run 1:
==> flow/design.v <==
`timescale 1ns / 1ps
module cordic_sin_cos
(
    input clk,
    input reset_n,
    input i_call,
    input [31:0] i_data,
    output o_done,
    output [31:0] o_cos,
    output [31:0] o_sin
);
cordic_sin_cos_core u_sin_cos (
    .clk     ( clk ),
    .reset_n ( reset_n ),
    .i_call  ( i_call ),
    .i_data  ( i_data ),
    .o_done  ( o_done ),
    .o_cos   ( o_cos ),
    .o_sin   ( o_sin )
);
endmodule
module cordic_sin_cos_core(
    clk,
    reset_n,
    i_call,
    i_data,
    o_done,
    o_cos,
    o_sin
);
     input clk;
     input reset_n;
	 input i_call; 
	 input signed [31:0] i_data;
	 output o_done;
	 output signed [31:0] o_cos;
	 output signed [31:0] o_sin;	 
	 function [31:0] atan;
	    input [3:0] idx;
	    case( idx )
	       4'd0: atan = 32'd2949120;  4'd1: atan = 32'd1740992;  4'd2: atan = 32'd919872;  4'd3: atan = 32'd466944;
	       4'd4: atan = 32'd234368;   4'd5: atan = 32'd117312;   4'd6: atan = 32'd58688;   4'd7: atan = 32'd29312;
	       4'd8: atan = 32'd14656;    4'd9: atan = 32'd7360;     4'd10: atan = 32'd3648;   4'd11: atan = 32'd1856;
	       4'd12: atan = 32'd896;     4'd13: atan = 32'd448;     4'd14: atan = 32'd256;    default: atan = 32'd128;
	    endcase
	 endfunction
	 reg signed [31:0]x,y,tx,ty,deg,rcos,rsin;
	 reg [7:0]i,seg;
	 reg isdone,isnegcos,isnegsin,isswap;
	 always @ ( posedge clk or negedge reset_n )
	 if( !reset_n )
	 begin
	    { x,y,deg,rcos,rsin } <= { 32'd0,32'd0,32'd0,32'd0,32'd0};
		i <= 8'd0;
		{ isdone,isnegcos,isnegsin,isswap } <= { 1'b0,1'b0,1'b0,1'b0 };
	 end
	 else if( i_call )
	 case( i )       
  	    0:
		begin
		   seg = i_data / 90;
		   if( seg == 0 ) 
		   begin 
		   	  deg <= i_data; 
		   	  isnegcos <= 0; 
		   	  isnegsin <= 0; 
		   	  isswap <= 0; 
		   end
		   else if( seg == 1 ) 
		   begin 
		   	  deg <= i_data - 90; 
		   	  isnegcos <= 1; 
		   	  isnegsin <= 0; 
		   	  isswap <= 1; 
		   end
		   else if( seg == 2 ) 
		   begin 
		   	  deg <= i_data - 180; 
		   	  isnegcos <= 1; 
		   	  isnegsin <= 1; 
		   	  isswap <= 0; 
		   end
		   else if( seg == 3 ) 
		   begin 
		   	  deg <= i_data - 270; 
		   	  isnegcos <= 0; 
		   	  isnegsin <= 1; 
		   	  isswap <= 1;  
		   end 
		   i <= i + 1'b1;
	    end		 
		1:
		begin 
		   x <= 32'd39797; 
		   y <= 32'd0; 
		   deg <= deg << 16; 
		   i <= i + 1'b1; 
		end					 
		2,3,4,5,6,7,8,9,10,11,12,13,14,15,16,17:
		if( deg > 0 )
		begin
		   ty = y >>> i-2;
		   tx = x >>> i-2;
		   x <= x - ty;
		   y <= y + tx;
		   deg <= deg - atan(i-2);
		   i <= i + 1'b1;
		end
		else
		begin
		   ty = y >>> i-2;
		   tx = x >>> i-2;
		   x <= x + ty ;
		   y <= y - tx ;
		   deg <= deg + atan(i-2);
		   i <= i + 1'b1;
		end
		18:
		begin 
		   {rcos,rsin} <= isswap ? { y,x } : { x,y }; 
		   i <= i + 1'b1; 
		end			
		19:
		begin 
		   isdone <= 1'b1; 
		   i <= i + 1'b1; 
		end		
		20:
		begin 
		   isdone <= 1'b0; 
		   i <= 8'd0; 
		end		   
	 endcase
	 assign o_done = isdone;
	 assign o_cos = isnegcos ? -(rcos) : rcos;
	 assign o_sin = isnegsin ? -(rsin) : rsin;
endmodule
Settings: LEC_CHECK=0, ABC_AREA=1, CAP_MARGIN=20, CELL_PAD_IN_SITES_DETAIL_PLACEMENT=0, CORE_MARGIN=2, CORE_UTILIZATION=70, CTS_CLUSTER_SIZE=88, GPL_TIMING_DRIVEN=1, HOLD_SLACK_MARGIN=0.03, MAX_ROUTING_LAYER=met4, PLACE_DENSITY_LB_ADDON=0.11, SETUP_SLACK_MARGIN=-1.21, SLEW_MARGIN=20; clock period 20.1 ns.
run.sh (not shown) runs the stock make flow with config.mk's settings and CLKGATE_MAP_FILE=.
Run 1: all stages done; final checks FAILED (setup timing).
Inputs modified between run 1 and run 2:
- CTS_CLUSTER_DIAMETER newly set to 238
- CORE_UTILIZATION changed from 70 to 72
- PLACE_DENSITY_LB_ADDON removed (was 0.11)
- PLACE_DENSITY newly set to 0.65
--- outcome ---
Run 2 did not finish: a tool error stopped it during 5_1_grt. Delta (run 2 minus run 1): chip width lower, die span in y shows a reduction of about 1.4%, number of sinks on the clock net comparable. Die footprint shrinks by a few percent when moving from run 1 to run 2. For the initial core utilization, run 2 came in 3.0 points higher than run 1 did.
Input changes introduced in run 3 (baseline for comparison: run 2):
- CELL_PAD_IN_SITES_DETAIL_PLACEMENT no longer set, was 0
- HOLD_SLACK_MARGIN no longer set, was 0.03
- CTS_CLUSTER_SIZE no longer set, was 88
- GPL_TIMING_DRIVEN no longer set, was 1
- SETUP_SLACK_MARGIN no longer set, was -1.21
- PLACE_DENSITY no longer set, was 0.65
- CORE_UTILIZATION now 65, was 72
- ABC_AREA no longer set, was 1
- CTS_CLUSTER_DIAMETER no longer set, was 238
- the clock period (ns, I/O delays scaled along) now 23.3, was 20.1
==> comparison <==
Flow for run 2 halted at 5_1_grt, error code ODB-0269.
Run status, run 3: aborted in 5_1_grt, error ODB-0269
Sort run 2 and run 3 by number of nets produced by synthesis desc -> top: run 2
Run 3 vs run 2, initial cell density of the core went down by 7.6 points.
Compared with run 2, run 3 improves post-synthesis instance area.
As of run 3, total placed cells including tap cells had fallen by a few percent compared to run 2.
In run 3 relative to run 2, synthesized cell count had gone down by more than 10%.
Run 3 ended with more count of buffers added by post-CTS timing repair for setup than run 2.
Comparing run 2 and run 3, the lower share of synthesized cell area in and-or and or-and compound cells was measured on run 2.
Compared with run 2, run 3 shows die outline height higher by 4.7%.
Between run 2 and run 3, the flow reports half-perimeter wire length of the detailed placement result increasing by more than 10%.
Combinational family with the most area after synthesis: AND-OR/OR-AND gates -> run 3, simple AND/OR/NAND/NOR gates -> run 2
Die: run 3 bigger than run 2
Diff run 2 -> run 3 | post-cts repair resize count | increase of 219
### run 3 -> run 4
- MAX_ROUTING_LAYER removed (was met4)
- CORE_UTILIZATION changed from 65 to 40
- the clock period (ns, I/O delays scaled along) changed from 23.3 to 29.1
--- outcome ---
Run 4 finished every stage and its layout cleared the timing, DRC and antenna checks.
Routability congestion estimate down 0.13 in run 4 wrt run 3
Run 4 does worse than run 3 on die area.
Comparing run 3 and run 4, the higher floorplan-stage core utilization was measured on run 3.
For run 5, these inputs were changed with respect to run 4:
- PLACE_DENSITY: unset -> 0.43
- ABC_AREA: unset -> 1
- CORE_UTILIZATION: 40 -> 72
- TNS_END_PERCENT: unset -> 10
- CTS_CLUSTER_SIZE: unset -> 98
- the clock period (ns, I/O delays scaled along): 29.1 -> 16.2
### Flow results
Finished, but not clean: run 5, with setup timing. Run 5 vs. run 4: cell area up 8.7%, floorplan core density up 33 points. Of the two values seen for largest family of logic cells by area, simple AND/OR/NAND/NOR gates was produced by run 5 and AND-OR/OR-AND gates by run 4. Beginning of the critical path: i_data[0] -> run 5, i_data[14] -> run 4. NOTE: area growth from synthesis to final layout in run 5 exceeds that of run 4. Re number of antenna violations at the first check in global routing: run 5 is 12 up on run 4. Run 5 vs run 4: share of synthesized cell area in and-or and or-and compound cells down in run 5. Of run 4 and run 5, the run reporting the higher number of buffers and inverters on the critical path was run 5. Run 5 vs run 4 — flop share of the area dropped 1.1 points.
Input changes introduced in run 6 (baseline for comparison: run 5):
- a change of PLACE_DENSITY from 0.43 to 0.37
- an added SETUP_SLACK_MARGIN of -0.62
- a change of CORE_UTILIZATION from 72 to 59
- an added CTS_CLUSTER_DIAMETER of 368
- a change of the clock period (ns, I/O delays scaled along) from 16.2 to 16.5
Results
Summary of the comparison: DRC marker count from the first detailed-route iteration is lower in run 6, relative to run 5. Taking run 5 as the reference, in run 6 total met3 wirelength after detailed routing lower. Floorplan check, run 6 vs run 5: die outline larger in run 6. Taking run 6 as 1.0, run 5 lands at 1.2 on wire length. Run 6 -> run 5: mux contribution to synthesized area delta 0, exact match. Die extent in y in run 6 vs run 5: up 21 um. The final sum of negative setup slack of run 6 exceeds that of run 5 by 81.38 ns. The final report for run 6 shows a completed flow and a layout that fails verification, specifically setup timing.
